Setup of run A:
## conv
module conv (
input [4:0] stride,
input  conv_enable, 
output reg [18:0] address1 , address2, write_address,
output reg end_reach, full_conv_end, dot_sum_end,
input clk,
input reset,
input [9:0] w1 ,h1,w2,h2,
output reg [9:0] width, height
  );
make LEC_CHECK=0 ABC_AREA=0 CAP_MARGIN=40 CORE_ASPECT_RATIO=1.22 CORE_MARGIN=10 CORE_UTILIZATION=18 CTS_CLUSTER_DIAMETER=252 CTS_CLUSTER_SIZE=92 GPL_ROUTABILITY_DRIVEN=0 GPL_TIMING_DRIVEN=0 HOLD_SLACK_MARGIN=-0.04 SLEW_MARGIN=20 TNS_END_PERCENT=15 finish   # period 5.94 ns
run.sh (not shown) runs the stock make flow with config.mk's settings and CLKGATE_MAP_FILE=.
The flow completed for run A, but it is not clean: the layout still shows setup timing.
Relative to run A, the following input files were edited for run B:
# run A
export LEC_CHECK = 0
export ABC_AREA = 0
export CAP_MARGIN = 40
export CORE_ASPECT_RATIO = 1.22
export CORE_MARGIN = 10
export CORE_UTILIZATION = 18
export CTS_CLUSTER_DIAMETER = 252
export CTS_CLUSTER_SIZE = 92
export GPL_ROUTABILITY_DRIVEN = 0
export GPL_TIMING_DRIVEN = 0
export HOLD_SLACK_MARGIN = -0.04
export SLEW_MARGIN = 20
export TNS_END_PERCENT = 15
create_clock -name core_clock -period 5.94 [get_ports {clk}]
# run B
export LEC_CHECK = 0
export CAP_MARGIN = 20
export CORE_MARGIN = 2
export CORE_UTILIZATION = 58
export SLEW_MARGIN = 20
create_clock -name core_clock -period 8.5 [get_ports {clk}]
--- outcome ---
- Final checks on run B, whose flow otherwise completed, came back failing, citing setup timing.
- Relative to run A, the final area measured on run B has increased slightly.
- From run A to run B the numbers moved as follows: total via count in the routed design higher; routed wire length lower.
Edits applied to the flow inputs when going from run B to run C:
# run B
export LEC_CHECK = 0
export CAP_MARGIN = 20
export CORE_MARGIN = 2
export CORE_UTILIZATION = 58
export SLEW_MARGIN = 20
create_clock -name core_clock -period 8.5 [get_ports {clk}]
# run C
export LEC_CHECK = 0
export CAP_MARGIN = 20
export CORE_MARGIN = 2
export CORE_UTILIZATION = 52
export SLEW_MARGIN = 20
create_clock -name core_clock -period 10.6 [get_ports {clk}]
--- outcome ---
Every stage of the flow completed for run C, and the final layout passed the timing, DRC and antenna checks. Between run B and run C, filler cell count is higher for run C, run B comes in under that. From run B to run C the numbers moved as follows: worst slack on hold paths has remained practically unchanged; die size now sits higher. Buffer-and-inverter tally for the worst setup path in run C is 2 higher than in run B. On clock skew, run B and run C are neck and neck. Run C ends up with a worst relative slew slack that is 13 points higher than in run B. From run B to run C the numbers moved as follows: total length of routed wires went down 12%; global-route usage went down 7.4 points; initial standard-cell utilization of the core went down 6.0 points; clock buffer count went down 1; cell area after layout went down 13%.
Input changes introduced in run D (baseline for comparison: run C):
# run C
export LEC_CHECK = 0
export CAP_MARGIN = 20
export CORE_MARGIN = 2
export CORE_UTILIZATION = 52
export SLEW_MARGIN = 20
create_clock -name core_clock -period 10.6 [get_ports {clk}]
# run D
export LEC_CHECK = 0
export CAP_MARGIN = 20
export CORE_MARGIN = 2
export CORE_UTILIZATION = 65
export CTS_CLUSTER_SIZE = 61
export MAX_ROUTING_LAYER = met4
export SLEW_MARGIN = 20
create_clock -name core_clock -period 8.79 [get_ports {clk}]
Results
- In run D the non-clock buffer count turned out 354 higher than in run C.
- Compared with run C, run D shows a higher number of placed cells counting well taps.
- Run D vs run C on global-route wire length before repair: run D is the higher one.
- [compare] base=run C new=run D: total global-route track usage moved up, post-layout worst setup margin moved down.
- To summarise run D: no stage aborted, but the layout did not pass its checks, failing on setup timing.
Edits applied to the flow inputs when going from run D to run E:
# run D
export LEC_CHECK = 0
export CAP_MARGIN = 20
export CORE_MARGIN = 2
export CORE_UTILIZATION = 65
export CTS_CLUSTER_SIZE = 61
export MAX_ROUTING_LAYER = met4
export SLEW_MARGIN = 20
create_clock -name core_clock -period 8.79 [get_ports {clk}]
# run E
export LEC_CHECK = 0
export CAP_MARGIN = 20
export CORE_MARGIN = 2
export CORE_UTILIZATION = 11
export SLEW_MARGIN = 20
create_clock -name core_clock -period 13.7 [get_ports {clk}]
## What came out
- Completing all stages was not enough for run D: its layout failed the final checks because of setup timing.
- Run E: flow completed, timing, DRC and antenna clean
- For the buffer and inverter count on the worst path, run E came in 14 lower than run D did.
- Run D has a lower HPWL after detailed placement than run E.
- On total power divided by cell area: between run E and run D, it ends up higher for run D.
No activity file was given, so power comes from the tool's default toggle rates.
